==> build 23: inputs <==
==> flow/design.v (excerpt) <==
module cpu_core(
    input clk,
    input rst,
	 output [5:0] pc_out,
	 input [15:0] instr_out,
	 input [15:0] mem_Data_in,
	 output mem_wr,
	 output mem_rd,
	 output [15:0] reg_Data_2,
	 output [5:0] data_mem_address
    );
clock: 10.9 ns
lec_check: 0
cap_margin: 20
core_margin: 2
core_utilization: 26
slew_margin: 20
run.sh (not shown) runs the stock make flow with config.mk's settings and CLKGATE_MAP_FILE=.
==> build 47: changes against build 23 <==
- CORE_UTILIZATION: 26 -> 64
- SETUP_SLACK_MARGIN: unset -> 2.12
==> flow/constraint.sdc (replaced) <==
create_clock -name core_clock -period 8.03 [get_ports {clk}]
set_input_delay 1.6060 -clock core_clock [delete_from_list [all_inputs] [get_ports {clk}]]
set_output_delay 1.6060 -clock core_clock [all_outputs]
set_load 0.01 [all_outputs]
==> notes <==
Build 47 died in global routing (GRT-0232). Build 23 finished with timing, DRC and antenna clean. Synthesized cell count is the same in build 47 and build 23. Between build 47 and build 23, the lower die size is in build 47 (gap about 60%, measured against build 23). In synthesized area, build 23 and build 47 do not differ.
==> figures <==
metric	build 47	build 23
Number of resized instances in the post-cts repair step	324	0
TritonCTS Sinks	262	262
Instance area at placement	26300 um2	24600 um2
Init Core Util	64.7%	26.2%
Core Area	34500 um2	85000 um2
Half-perimeter wire length after placement	73600 um	75100 um
Number of buffers added by the clock tree synthesis step	25	28
Vertical die dimension	191 um	297 um
Placed Instances	3351	3754
Run status	aborted with a tool error	no timing/DRC/antenna violations
Failing step	global routing	-
Site Rows	68	107
Die area	36300 um2	88100 um2
Async set-reset flop share out of synthesis	100%	100%
CTS HTree Levels	1	1
Synthesized cell area	22300 um2	22300 um2
Final weighted congestion of routability-driven global placement	1.21	0.992
Die X-Extent	191 um	297 um
DP Worst Slack	-1.26 ns	0.414 ns
Post-CTS repair timing setup buffer count	86	0

========
==> inputs of tundra <==
cpu_core again, from the RTL that the note above started with.
clock: 7.38 ns
lec_check: 0
abc_area: 1
cap_margin: 20
core_margin: 2
core_utilization: 70
cts_cluster_diameter: 259
cts_cluster_size: 32
hold_slack_margin: 0.29
setup_slack_margin: -0.68
slew_margin: 20
==> inputs of amber, as changes to tundra <==
- ABC_AREA: 1 -> default
- CORE_UTILIZATION: 70 -> 40
- CTS_CLUSTER_DIAMETER: 259 -> default
- CTS_CLUSTER_SIZE: 32 -> default
- HOLD_SLACK_MARGIN: 0.29 -> default
- SETUP_SLACK_MARGIN: -0.68 -> default
==> flow/constraint.sdc (replaced) <==
create_clock -name core_clock -period 10.9 [get_ports {clk}]
set_input_delay 2.1800 -clock core_clock [delete_from_list [all_inputs] [get_ports {clk}]]
set_output_delay 2.1800 -clock core_clock [all_outputs]
set_load 0.01 [all_outputs]
==> inputs of willow, as changes to tundra <==
- CELL_PAD_IN_SITES_GLOBAL_PLACEMENT: default -> 1
- CORE_MARGIN: 2 -> 7
- CORE_UTILIZATION: 70 -> 40
- CTS_CLUSTER_DIAMETER: 259 -> 219
- CTS_CLUSTER_SIZE: 32 -> default
- GPL_ROUTABILITY_DRIVEN: default -> 0
- GPL_TIMING_DRIVEN: default -> 0
- HOLD_SLACK_MARGIN: 0.29 -> 0.05
- MAX_ROUTING_LAYER: default -> met5
- MIN_ROUTING_LAYER: default -> met2
- PLACE_DENSITY_LB_ADDON: default -> 0.08
- SETUP_SLACK_MARGIN: -0.68 -> 2.05
- SLEW_MARGIN: 20 -> 25
- TNS_END_PERCENT: default -> 25
==> flow/constraint.sdc (replaced) <==
create_clock -name core_clock -period 8.75 [get_ports {clk}]
set_input_delay 1.7500 -clock core_clock [delete_from_list [all_inputs] [get_ports {clk}]]
set_output_delay 1.7500 -clock core_clock [all_outputs]
set_load 0.01 [all_outputs]
==> results <==
quantity                                                               amber          willow          tundra
Status                                               complete, no violations  did not finish  did not finish
Last stage reached                                                         -         5_1_grt         5_1_grt
Mux cell area share                                                   8.827%              0%              0%
Synthesized cell area                                              22300 µm²       22600 µm²       22600 µm²
Adder share                                                           13.09%          12.91%          12.91%
Place WS                                                            304.5 ps        -2718 ps        -1891 ps
Core Area                                                          55090 µm²       55420 µm²       31640 µm²
Area share of and/or/nand/nor cells after synthesis                   17.07%          41.94%          41.94%
Number of buffers added for setup after CTS                                0             158              18
Post-Place Cells                                                        3370            4379            4308
Routability-driven placement congestion ratio                          1.049               -           1.246
Number of buffers created by CTS                                          29              29              12
Resize count post-CTS                                                      0             556              99
Floorplan row count                                                       86              86              65
X dimension of the die                                              240.1 µm        251.7 µm        183.7 µm
Placed instance area                                               24240 µm²       24390 µm²       26460 µm²
Compound Share, Synth                                                 21.98%          6.781%          6.781%
Total die size                                                     57650 µm²       63360 µm²       33740 µm²
Synth Area per Inst                                                8.632 µm²       6.353 µm²       6.353 µm²
Synthesis area per yosys                                           22300 µm²       22600 µm²       22600 µm²
HPWL after DPL                                                      77370 µm        82610 µm        71950 µm
Unique masters post-synth                                                108              50              50
Cell total in the yosys stat output                                     2583            3558            3558
Max-area cell share                                                   29.41%          29.01%          29.01%
Height of the chip                                                  240.1 µm        251.7 µm        183.7 µm

========
==> v8: inputs <==
Starting RTL as in the previous note.
make LEC_CHECK=0 CAP_MARGIN=20 CORE_MARGIN=2 CORE_UTILIZATION=65 SETUP_SLACK_MARGIN=0.23 SLEW_MARGIN=20 finish   # period 7.07 ns
==> v15: changes against v8 <==
- CORE_UTILIZATION: 65 -> 40
- GPL_TIMING_DRIVEN: unset -> 0
- HOLD_SLACK_MARGIN: unset -> 0.05
- PLACE_DENSITY_LB_ADDON: unset -> 0.08
- SETUP_SLACK_MARGIN: 0.23 -> unset
==> flow/constraint.sdc (replaced) <==
create_clock -name core_clock -period 11.0 [get_ports {clk}]
set_input_delay 2.2000 -clock core_clock [delete_from_list [all_inputs] [get_ports {clk}]]
set_output_delay 2.2000 -clock core_clock [all_outputs]
set_load 0.01 [all_outputs]
==> comparison <==
v15 finished but fails on setup timing. v8 aborted during 5_1_grt (GRT-0232).
Synthesized cell count is the same in v15 and v8.
Synthesized area is the same in v15 and v8.
Die area: v15 is higher than v8 (about 60%).
==> figures <==
	v15	v8
Placer Congestion	1.06	1.17
Detailed Place HPWL	90600 um	73400 um
Die span in x	240 um	189 um
Post-CTS Setup Repair Bufs	8	54
Post-placement worst setup slack	-2.13 ns	-1.77 ns
IO buf count	59	63
DP Cell Count	3403	3412
Number of standard-cell rows in the floorplan	86	67
DP Area	24000 um^2	26800 um^2
Core utilization at floorplan	40.5%	66.3%
Die area	57600 um^2	35800 um^2
Die Y-Extent	240 um	189 um
Outcome	complete, but fails checks	stopped before the end
Failing step	-	5_1_grt
Violated checks	setup timing	-
# resized after CTS	52	370

========
==> wip/xenon: inputs <==
cpu_core again, from the RTL that the note above started with.
make LEC_CHECK=0 ABC_AREA=1 CAP_MARGIN=20 CORE_MARGIN=2 CORE_UTILIZATION=71 CTS_CLUSTER_DIAMETER=99 CTS_CLUSTER_SIZE=31 GPL_ROUTABILITY_DRIVEN=0 MAX_ROUTING_LAYER=met4 PLACE_DENSITY_LB_ADDON=0.11 SLEW_MARGIN=20 finish   # period 7.05 ns
==> wip/yarrow: changes against wip/xenon <==
ABC_AREA = unset   (was 1)
CORE_UTILIZATION = 70   (was 71)
CTS_CLUSTER_DIAMETER = 141   (was 99)
CTS_CLUSTER_SIZE = unset   (was 31)
GPL_ROUTABILITY_DRIVEN = unset   (was 0)
MAX_ROUTING_LAYER = unset   (was met4)
PLACE_DENSITY_LB_ADDON = unset   (was 0.11)
SETUP_SLACK_MARGIN = -0.56   (was unset)
TNS_END_PERCENT = 5   (was unset)
==> flow/constraint.sdc (replaced) <==
create_clock -name core_clock -period 7.83 [get_ports {clk}]
set_input_delay 1.5660 -clock core_clock [delete_from_list [all_inputs] [get_ports {clk}]]
set_output_delay 1.5660 -clock core_clock [all_outputs]
set_load 0.01 [all_outputs]
==> wip/pepper: changes against wip/xenon <==
CORE_ASPECT_RATIO = 0.5   (was unset)
CORE_UTILIZATION = 64   (was 71)
CTS_CLUSTER_DIAMETER = 372   (was 99)
CTS_CLUSTER_SIZE = 99   (was 31)
GPL_ROUTABILITY_DRIVEN = unset   (was 0)
MAX_ROUTING_LAYER = unset   (was met4)
PLACE_DENSITY = 0.38   (was unset)
PLACE_DENSITY_LB_ADDON = unset   (was 0.11)
SETUP_SLACK_MARGIN = 1.23   (was unset)
==> flow/constraint.sdc (replaced) <==
create_clock -name core_clock -period 6.43 [get_ports {clk}]
set_input_delay 1.2860 -clock core_clock [delete_from_list [all_inputs] [get_ports {clk}]]
set_output_delay 1.2860 -clock core_clock [all_outputs]
set_load 0.01 [all_outputs]
==> wip/zinc: changes against wip/xenon <==
ABC_AREA = unset   (was 1)
CORE_UTILIZATION = 9   (was 71)
CTS_CLUSTER_DIAMETER = unset   (was 99)
CTS_CLUSTER_SIZE = unset   (was 31)
GPL_ROUTABILITY_DRIVEN = unset   (was 0)
MAX_ROUTING_LAYER = unset   (was met4)
PLACE_DENSITY_LB_ADDON = unset   (was 0.11)
==> flow/constraint.sdc (replaced) <==
create_clock -name core_clock -period 16.8 [get_ports {clk}]
set_input_delay 3.3600 -clock core_clock [delete_from_list [all_inputs] [get_ports {clk}]]
set_output_delay 3.3600 -clock core_clock [all_outputs]
set_load 0.01 [all_outputs]
==> impl_metrics.ini <==
; implementation run metrics
[outcome]
lastStage = global routing (5_1_grt)
firstError = [ERROR GRT-0116] Global routing finished with congestion. Check the congestion regions in the DRC Viewer.
status = stopped before the end

[placed_design]
hpwl_um = 77600
dp.cells = 4529

[logic_synthesis]
synth_stat.cells = 3558
synth_xor_xnor_area_share = 0.00775
syn-num-nets = 3776
top_area_frac = 0.290

[floorplan]
dieHeight_um = 137

[clock_network]
numCtsBuffers = 6

[global_route]
gr-total-overflow = 991
The numbers above come from wip/pepper.

==> impl_metrics.ini <==
; physical design summary
[outcome]
status = complete, but fails checks
check.faults = setup timing

[placed_design]
hpwl_um = 69000

[floorplan]
dieHeight_um = 182

[final_timing]
worst_slack_ns = -0.748
setup_violations = 148

[global_route]
gr-total-overflow = 0

[logic_synthesis]
synth_stat.cells = 2583
The numbers above come from wip/yarrow.

==> impl_metrics.ini <==
; implementation run metrics
[global_route]
gr-total-overflow = 1743

[logic_synthesis]
synth_xor_xnor_area_share = 0.00775
syn-num-nets = 3776
top_area_frac = 0.290
edf_count = 0
synth_stat.cells = 3558

[clock_network]
numCtsBuffers = 12

[outcome]
firstError = [ERROR GRT-0116] Global routing finished with congestion. Check the congestion regions in the DRC Viewer.
lastStage = global routing (5_1_grt)
status = stopped before the end

[floorplan]
dieHeight_um = 182
The numbers above come from wip/xenon.

==> impl_metrics.ini <==
; physical design summary
[outcome]
status = complete, no violations

[logic_synthesis]
synth_stat.cells = 2583
top_area_frac = 0.294
syn-num-nets = 2801

[floorplan]
dieHeight_um = 502

[placed_design]
dp.cells = 5828
hpwl_um = 84400

[worst_setup_path]
path_class = in -> out

[final_timing]
setup_violations = 0

[clock_network]
numCtsBuffers = 30

[power_and_ir_drop]
power_mw = 5.24

[global_route]
gr-total-overflow = 0
The numbers above come from wip/zinc.

